## run A
==> flow/design.v (excerpt) <==
module complex_multiplier#(parameter INPUT_DATA_WIDTH = 16)
    (
        input  wire                                    i_clk,
        input  wire                                    i_rst,
        input  wire signed [INPUT_DATA_WIDTH-1:0]      i_real_h,
        input  wire signed [INPUT_DATA_WIDTH-1:0]      i_imag_h,
        input  wire signed [INPUT_DATA_WIDTH-1:0]      i_real_y,
        input  wire signed [INPUT_DATA_WIDTH-1:0]      i_imag_y,
        output reg  signed [INPUT_DATA_WIDTH*2:0]      o_real,
        output reg  signed [INPUT_DATA_WIDTH*2:0]      o_imag
    );
export LEC_CHECK = 0
export CAP_MARGIN = 20
export CELL_PAD_IN_SITES_GLOBAL_PLACEMENT = 1
export CORE_MARGIN = 2
export CORE_UTILIZATION = 72
export CTS_CLUSTER_SIZE = 54
export HOLD_SLACK_MARGIN = 0.3
export PLACE_DENSITY_LB_ADDON = 0.18
export SETUP_SLACK_MARGIN = 1.64
export SLEW_MARGIN = 15
create_clock -name core_clock -period 5.55 [get_ports {i_clk}]
run.sh (not shown) runs the stock make flow with config.mk's settings and CLKGATE_MAP_FILE=.
The flow ended early for run A: it failed with a tool error in 3_1_place_gp_skip_io.
[inputs] run B vs run A
--- a/flow/config.mk
+++ b/flow/config.mk
@@ -8,9 +8,7 @@
 export CAP_MARGIN = 20
-export CELL_PAD_IN_SITES_GLOBAL_PLACEMENT = 1
 export CORE_MARGIN = 2
 export CORE_UTILIZATION = 72
-export CTS_CLUSTER_SIZE = 54
-export HOLD_SLACK_MARGIN = 0.3
-export PLACE_DENSITY_LB_ADDON = 0.18
-export SETUP_SLACK_MARGIN = 1.64
-export SLEW_MARGIN = 15
+export MAX_ROUTING_LAYER = met4
+export PLACE_DENSITY = 0.95
+export SLEW_MARGIN = 20
+export TNS_END_PERCENT = 5
==> flow/constraint.sdc <==
create_clock -name core_clock -period 6.89 [get_ports {i_clk}]
set_input_delay 1.3780 -clock core_clock [delete_from_list [all_inputs] [get_ports {i_clk}]]
set_output_delay 1.3780 -clock core_clock [all_outputs]
set_load 0.01 [all_outputs]
Findings:
- Run B did not finish: a tool error stopped it during 5_1_grt.
- On area share of and-or/or-and cells after synthesis, run B tracks run A almost exactly.
- Comparing run A against run B, there is no change at all in arithmetic-cell share of the synthesized area counting full adders, half adders and majority gates.
- Run B vs. run A: yosys synthesis chip area held steady; cell count after synthesis held steady.
- Reported for run B and run A, share of synthesized area spent on multiplexers turned out identical to the last digit.
- As far as die area goes, run A and run B are indistinguishable; the numbers are identical.
- Diff run B..run A | x dimension of the die | unchanged
Input-level comparison between run C and run B:
--- a/flow/config.mk
+++ b/flow/config.mk
@@ -7,3 +7,3 @@
 export LEC_CHECK = 0
-export CAP_MARGIN = 20
+export CAP_MARGIN = 40
 export CORE_MARGIN = 2
@@ -11,4 +11,4 @@
 export MAX_ROUTING_LAYER = met4
-export PLACE_DENSITY = 0.95
+export PLACE_DENSITY_LB_ADDON = 0.01
+export SETUP_SLACK_MARGIN = 1.74
 export SLEW_MARGIN = 20
-export TNS_END_PERCENT = 5
==> flow/constraint.sdc <==
create_clock -name core_clock -period 6.88 [get_ports {i_clk}]
set_input_delay 1.3760 -clock core_clock [delete_from_list [all_inputs] [get_ports {i_clk}]]
set_output_delay 1.3760 -clock core_clock [all_outputs]
set_load 0.01 [all_outputs]
Findings:
- Comparing run B against run C, there is no change at all in count of H-tree levels built during CTS.
- Seen in the log of run B: GRT-0116 during 5_1_grt, after which the run never completed.
- Run C did not finish; a tool error ended it in 5_1_grt.
- Run C vs. run B: mean cell area of the mapped netlist saw little to no change, die footprint now sits at about the same level, final weighted congestion in routability-driven placement now larger, minimum setup slack after placement now larger.
- When run C is set beside run B, its post-cts gate resize count turns out to be 7.8% larger.
- Run C: post-place instance area is 1.1% higher than what run B reported.
- Re number of nets at floorplan: no difference whatsoever between run C and run B.
- Post-placement cell count essentially unchanged between run B and run C.
- As far as mapped cell area goes, run C and run B are indistinguishable; the numbers are identical.
- Compared with run B, run C improves estimated wirelength of the detail-placed design.
What run D does differently from run C at the input level:
--- a/flow/config.mk
+++ b/flow/config.mk
@@ -7,8 +7,5 @@
 export LEC_CHECK = 0
-export CAP_MARGIN = 40
+export CAP_MARGIN = 20
 export CORE_MARGIN = 2
-export CORE_UTILIZATION = 72
-export MAX_ROUTING_LAYER = met4
-export PLACE_DENSITY_LB_ADDON = 0.01
-export SETUP_SLACK_MARGIN = 1.74
+export CORE_UTILIZATION = 40
 export SLEW_MARGIN = 20
==> flow/constraint.sdc <==
create_clock -name core_clock -period 9.0 [get_ports {i_clk}]
set_input_delay 1.8000 -clock core_clock [delete_from_list [all_inputs] [get_ports {i_clk}]]
set_output_delay 1.8000 -clock core_clock [all_outputs]
set_load 0.01 [all_outputs]
--- outcome ---
- Run D ended with every stage complete and zero timing, DRC or antenna violations.
- Summary — total placed cells including tap cells, run D relative to run C: higher, by 253.
- From run C to run D the numbers moved as follows: number of cell rows rose by about 34%; overall die height rose by about 34%; global placement routability congestion fell by 0.072.
- Initial standard-cell utilization of the core for run D: 33 points down relative to run C
- Relative to run C, the horizontal extent of the die measured on run D has increased by more than a quarter.
- When run D is measured against run C, its core area turns out about 80% higher.
- Estimated wirelength of the detail-placed design: higher on run C
- Across both runs, die area was higher for run D than for run C.
- In terms of area fraction in compound gates after synthesis, run C and run D differ only marginally.
Inputs modified between run D and run E:
--- a/flow/config.mk
+++ b/flow/config.mk
@@ -10,2 +10,4 @@
 export CORE_UTILIZATION = 40
+export MAX_ROUTING_LAYER = met4
+export PLACE_DENSITY_LB_ADDON = 0.12
 export SLEW_MARGIN = 20
==> flow/constraint.sdc <==
create_clock -name core_clock -period 10.0 [get_ports {i_clk}]
set_input_delay 2.0000 -clock core_clock [delete_from_list [all_inputs] [get_ports {i_clk}]]
set_output_delay 2.0000 -clock core_clock [all_outputs]
set_load 0.01 [all_outputs]
==> comparison <==
Run E finished every step from synthesis to the final layout, and the layout passed the timing, DRC and antenna checks. Run D → run E: final worst slack up 440 ps.


## north
complex_multiplier again, from the RTL that the note above started with.
Settings: LEC_CHECK=0, CAP_MARGIN=20, CELL_PAD_IN_SITES_GLOBAL_PLACEMENT=0, CORE_MARGIN=2, CORE_UTILIZATION=68, CTS_CLUSTER_SIZE=54, SETUP_SLACK_MARGIN=-0.46, SLEW_MARGIN=5; clock period 5.92 ns.
Complete run, failing final checks: north, reason setup timing.
Input-level comparison between south and north:
- CORE_UTILIZATION: 68 -> 65
- SETUP_SLACK_MARGIN: -0.46 -> 1.64
- CELL_PAD_IN_SITES_GLOBAL_PLACEMENT: 0 -> 1
- SLEW_MARGIN: 5 -> 15
- the clock period (ns, I/O delays scaled along): 5.92 -> 5.55
Results
south finished all stages; layout check result: FAIL, due to setup timing. Vias: south more than north. Against north as the reference, south delivers a higher buffer and inverter count on the worst path. south leaves less setup margin than north. Die area | south > north. [south] detailed placement HPWL rose about 7% relative to north. | length of routed wiring on met1 | lower: north |. Diff north -> south | critical path data arrival time | increase of 0.20 ns. Taking north as the reference, in south share of the clock period used by the worst path went up by 13 points; met2 wire length higher.
Input-level comparison between east and south:
- putting PLACE_DENSITY_LB_ADDON at 0.18 where nothing was set
- swapping 65 for 72 in CORE_UTILIZATION
- putting HOLD_SLACK_MARGIN at -0.1 where nothing was set
--- outcome ---
The flow ran to completion for all of south and east but east, which stopped partway.
In the summary table, east is marked failed, with error FLW-0024 raised in global placement without I/O (3_1_place_gp_skip_io).
south finished every stage; the final checks, however, were not passed, the failures being setup timing.
As far as number of different library cells in the post-synthesis netlist goes, east and south are indistinguishable; the numbers are identical.
Re initial cell density of the core: east and south aren't equal, and the lower value belongs to south.
Diff south -> east: area inside the core boundary now sits lower, die size fell by 9.6%, chip area in the Yosys report level, die height saw a decrease.
south -> east: post-synth design cell area delta 0, exact match
Status: portion of the post-synthesis area used by sequential elements parity (east, south)
Relative to south, width of the die has decreased by 13 um in east.
Number of standard-cell rows in the floorplan: east < south
Synthesized cell count: east vs south identical
#### Input delta (west over east)
- PLACE_DENSITY_LB_ADDON: 0.18 -> unset
- CELL_PAD_IN_SITES_GLOBAL_PLACEMENT: 1 -> unset
- SLEW_MARGIN: 15 -> 20
- HOLD_SLACK_MARGIN: -0.1 -> -0.08
- CTS_CLUSTER_SIZE: 54 -> unset
- MAX_ROUTING_LAYER: unset -> met4
- SETUP_SLACK_MARGIN: 1.64 -> unset
- the clock period (ns, I/O delays scaled along): 5.55 -> 6.67
==> comparison <==
- No final results exist for west, since it was stopped by error ODB-0269 during global routing (5_1_grt).
- east and west ended up with nearly the same register bit count reported by yosys.
- Adder and majority gate portion of the synthesized area: east vs west identical
- Delta (west minus east): xor/xnor share of the synthesized area has remained practically unchanged, post-synthesis instance total stayed essentially flat, core area has remained practically unchanged, number of distinct standard cells referenced by the synthesized netlist about even, floorplan utilization flat.
- As far as die size goes, east and west are indistinguishable; the numbers are identical.
- Comparing east against west, there is no change at all in total cells reported by yosys after synthesis.
- Synthesized net count: east vs west identical
- As far as cell area after synthesis goes, east and west are indistinguishable; the numbers are identical.
> inputs changed (west -> middle)
- TNS_END_PERCENT newly set to 5
- CTS_CLUSTER_DIAMETER newly set to 269
- MAX_ROUTING_LAYER removed (was met4)
- HOLD_SLACK_MARGIN removed (was -0.08)
- CTS_CLUSTER_SIZE newly set to 93
- PLACE_DENSITY newly set to 0.39
- the clock period (ns, I/O delays scaled along) changed from 6.67 to 5.24
==> comparison <==
- middle had finished all stages when the layout checks came back failing, citing setup timing.
- Going from west to middle, number of placement rows did not really move, quantity of gates resized following cts went down 99, number of cells in Yosys stat shows no meaningful change.
- Of west and middle, the lower number of placed instances with taps included belongs to west.
- middle against west: weighted congestion reported at the end of routability-driven placement now sits higher; half-perimeter wire length after detailed placement now sits higher; maximum buffer depth of the clock tree now sits at about the same level; die area now sits at about the same level.


The RTL this note starts from:
==> flow/design.v <==
`timescale 1ns / 1ps
module complex_multiplier#(parameter INPUT_DATA_WIDTH = 16)
    (
        input  wire                                    i_clk,
        input  wire                                    i_rst,
        input  wire signed [INPUT_DATA_WIDTH-1:0]      i_real_h,
        input  wire signed [INPUT_DATA_WIDTH-1:0]      i_imag_h,
        input  wire signed [INPUT_DATA_WIDTH-1:0]      i_real_y,
        input  wire signed [INPUT_DATA_WIDTH-1:0]      i_imag_y,
        output reg  signed [INPUT_DATA_WIDTH*2:0]      o_real,
        output reg  signed [INPUT_DATA_WIDTH*2:0]      o_imag
    );
    reg signed [INPUT_DATA_WIDTH*2-1:0] ac;
    reg signed [INPUT_DATA_WIDTH*2-1:0] ad;
    reg signed [INPUT_DATA_WIDTH*2-1:0] cb;
    reg signed [INPUT_DATA_WIDTH*2-1:0] bd;
    always@(posedge i_clk) begin
        if(i_rst)begin
            o_real <= 0;
            o_imag <= 0;
            ac     <= 0;
            ad     <= 0;
            cb     <= 0;
            bd     <= 0;
        end         
        else begin
            ac <= i_real_h * i_real_y;
            ad <= i_real_h * i_imag_y;
            cb <= i_real_y * i_imag_h;
            bd <= i_imag_h * i_imag_y;
            o_real <= ac - bd;
            o_imag <= ad + cb;
        end
    end
endmodule
clock: 14.3 ns
lec_check: 0
abc_area: 1
cap_margin: 20
cell_pad_in_sites_detail_placement: 2
cell_pad_in_sites_global_placement: 1
core_aspect_ratio: 1.69
core_margin: 8
core_utilization: 52
cts_cluster_size: 54
setup_slack_margin: 0.67
slew_margin: 25
The first run never finished: it broke off in detailed placement.
Next try:
- CELL_PAD_IN_SITES_DETAIL_PLACEMENT: 2 -> not set
- CELL_PAD_IN_SITES_GLOBAL_PLACEMENT: 1 -> not set
- CORE_ASPECT_RATIO: 1.69 -> not set
- CORE_MARGIN: 8 -> 2
- CORE_UTILIZATION: 52 -> 72
- CTS_CLUSTER_SIZE: 54 -> not set
- SETUP_SLACK_MARGIN: 0.67 -> not set
- SLEW_MARGIN: 25 -> 20
- clock period: 14.3 -> 10.9 ns (I/O delays scaled with it)
Outcome: Now the flow finished with timing, DRC and antenna clean; synthesized cell count is unchanged; area after synthesis is unchanged; die size fell by 33%.


## build 29
Starts from the design.v that is shown in full above.
clock: 5.0 ns
lec_check: 0
abc_area: 1
cap_margin: 5
core_margin: 2
core_utilization: 72
cts_cluster_diameter: 270
cts_cluster_size: 42
hold_slack_margin: -0.1
max_routing_layer: met4
place_density: 0.64
setup_slack_margin: 0.76
slew_margin: 20
What ended build 29 was a tool error in 4_1_cts; the run never finished.
Edits applied to the flow inputs when going from build 29 to build 64:
Settings: removing CTS_CLUSTER_DIAMETER (formerly 270); changing CAP_MARGIN from 5 to 40; removing HOLD_SLACK_MARGIN (formerly -0.1); removing SETUP_SLACK_MARGIN (formerly 0.76); removing CTS_CLUSTER_SIZE (formerly 42); changing PLACE_DENSITY from 0.64 to 0.7; removing ABC_AREA (formerly 1); changing the clock period (ns, I/O delays scaled along) from 5.0 to 6.88.
--- outcome ---
- In build 64 the implementation completed, yet the final layout does not meet the checks, the culprit being negative setup slack.
- [build 64] detailed placer's ending HPWL fell 37% relative to build 29
- [compare] base=build 29 new=build 64: synthesized cell area shrank by 9.9%; number of rows created at floorplan shrank by about 5%; final weighted congestion of routability-driven global placement shrank by 9.9%; worst-case setup slack after placement grew by 890 ps.
- Changes observed in build 64 relative to build 29: fraction of the yosys area taken by sequential cells higher; die outline area lost 9.8%.
#### Input delta (build 25 over build 64)
Settings: changing SLEW_MARGIN from 20 to 15; setting CELL_PAD_IN_SITES_GLOBAL_PLACEMENT to 0 for the first time; removing MAX_ROUTING_LAYER (formerly met4); changing CAP_MARGIN from 40 to 20; setting CTS_CLUSTER_SIZE to 54 for the first time.
Results
- Of build 25 and build 64, none finishes clean.
- Final checks on build 25, whose flow otherwise completed, came back failing, citing negative setup slack.
- Met2 usage in global routing: higher on build 64
- Diff build 64 -> build 25 | worst-path maximum fanout | decrease of 1
- When the final numbers for build 25 and build 64 were put side by side, the depth of the worst register-to-register path turned out to be greater in build 64.
- As far as area enclosed by the die boundary goes, build 25 and build 64 are indistinguishable; the numbers are identical.
- Looking at number of buffers added for setup after CTS, build 25 sits about 12% below build 64.
- Min global-route wire length before repair across build 25 and build 64: build 25
- Going from build 64 to build 25, routed length on met3 rose about 22%; flop-to-flop setup slack fell 230 ps; detailed-routed wire length on met2 rose about 1.7%; number of rows created at floorplan about even.
The following lists how build 74 was set up differently from build 25:
Settings: an added SETUP_SLACK_MARGIN of -0.46; a change of CAP_MARGIN from 20 to 40; a change of SLEW_MARGIN from 15 to 5; an added HOLD_SLACK_MARGIN of 0.28; a deleted PLACE_DENSITY that had been 0.7; a change of the clock period (ns, I/O delays scaled along) from 6.88 to 5.92.
Findings:
[flow] build 74 | stages: complete | final checks: fail | reason: negative setup slack
Cmp build 25 and build 74 / share of the cycle needed by the critical path after routing / higher: build 25
The detailed-route wire length on metal 1 in build 74 is 0.923 times that in build 25.
Compared with build 25, in build 74 clock tree skew after final layout -9.3 ps, final critical-path setup slack +460 ps.
Diff build 25 and build 74: combined buffer and inverter count along the critical path higher in build 25
Between build 25 and build 74, global-route wire length before repair is lower for build 74, build 25 comes in above that.


## run 1
// complex_multiplier: RTL as listed in full above, without the edits since
clock: 5.8 ns
lec_check: 0
cap_margin: 20
cell_pad_in_sites_global_placement: 1
core_aspect_ratio: 1.51
core_margin: 4
core_utilization: 51
cts_cluster_diameter: 330
cts_cluster_size: 54
gpl_timing_driven: 0
place_density_lb_addon: 0.26
setup_slack_margin: -0.57
slew_margin: 40
tns_end_percent: 15
Run 1 ran in full, but the layout does not pass; the checks complain about setup timing.
The following lists how run 2 was set up differently from run 1:
--- a/flow/config.mk
+++ b/flow/config.mk
@@ -10,4 +10,2 @@
-export CORE_ASPECT_RATIO = 1.51
-export CORE_MARGIN = 4
-export CORE_UTILIZATION = 51
-export CTS_CLUSTER_DIAMETER = 330
+export CORE_MARGIN = 8
+export CORE_UTILIZATION = 65
@@ -15,5 +13,2 @@
-export GPL_TIMING_DRIVEN = 0
-export PLACE_DENSITY_LB_ADDON = 0.26
-export SETUP_SLACK_MARGIN = -0.57
-export SLEW_MARGIN = 40
-export TNS_END_PERCENT = 15
+export SETUP_SLACK_MARGIN = 0.67
+export SLEW_MARGIN = 5
Results
Run 2 completed end to end; final checks failed (setup timing).
Going from run 1 to run 2, routed wire length grew by more than 10%.
Of the two values seen for critical path endpoint, ad[31] was produced by run 1 and ac[31] by run 2.
Cell count of run 2 exceeds that of run 1 by a little under 10%.
Run 2: number of vias in the routed layout 17% above run 1
Looking at smallest setup slack after layout, run 2 sits below run 1.
Input-level comparison between run 3 and run 2:
--- a/flow/config.mk
+++ b/flow/config.mk
@@ -11 +11,2 @@
-export CORE_UTILIZATION = 65
+export CORE_UTILIZATION = 60
+export CTS_CLUSTER_DIAMETER = 330
@@ -13 +14 @@
-export SETUP_SLACK_MARGIN = 0.67
+export SETUP_SLACK_MARGIN = -0.57
[summary]
The layout from run 3, despite a flow that completed every stage, fails the layout checks, with the failing checks listed as setup timing. Taking run 2 as the reference, in run 3 synthesis area per yosys neither gained nor lost much, maximum frequency from static timing analysis has increased, number of non-clock buffers in the layout fell by 339, length of the first detailed-routing pass in iterations saw a decrease. Relative to run 2, worst endpoint data arrival time has decreased by 640 ps in run 3. Of the two values seen for start point of the critical path, i_real_h[9] was produced by run 3 and i_real_y[8] by run 2. Routed metal-1 wire length in run 3 is about 5.4% below run 2. Run 3 ends up with a routed wire length that is 26% lower than in run 2. Run comparison: run 2 last element of the critical path ac[31]; run 3 last element of the critical path ad[31]. Diff run 2 -> run 3: met3 usage went down 2.9 points, setup slack went up 610 ps.
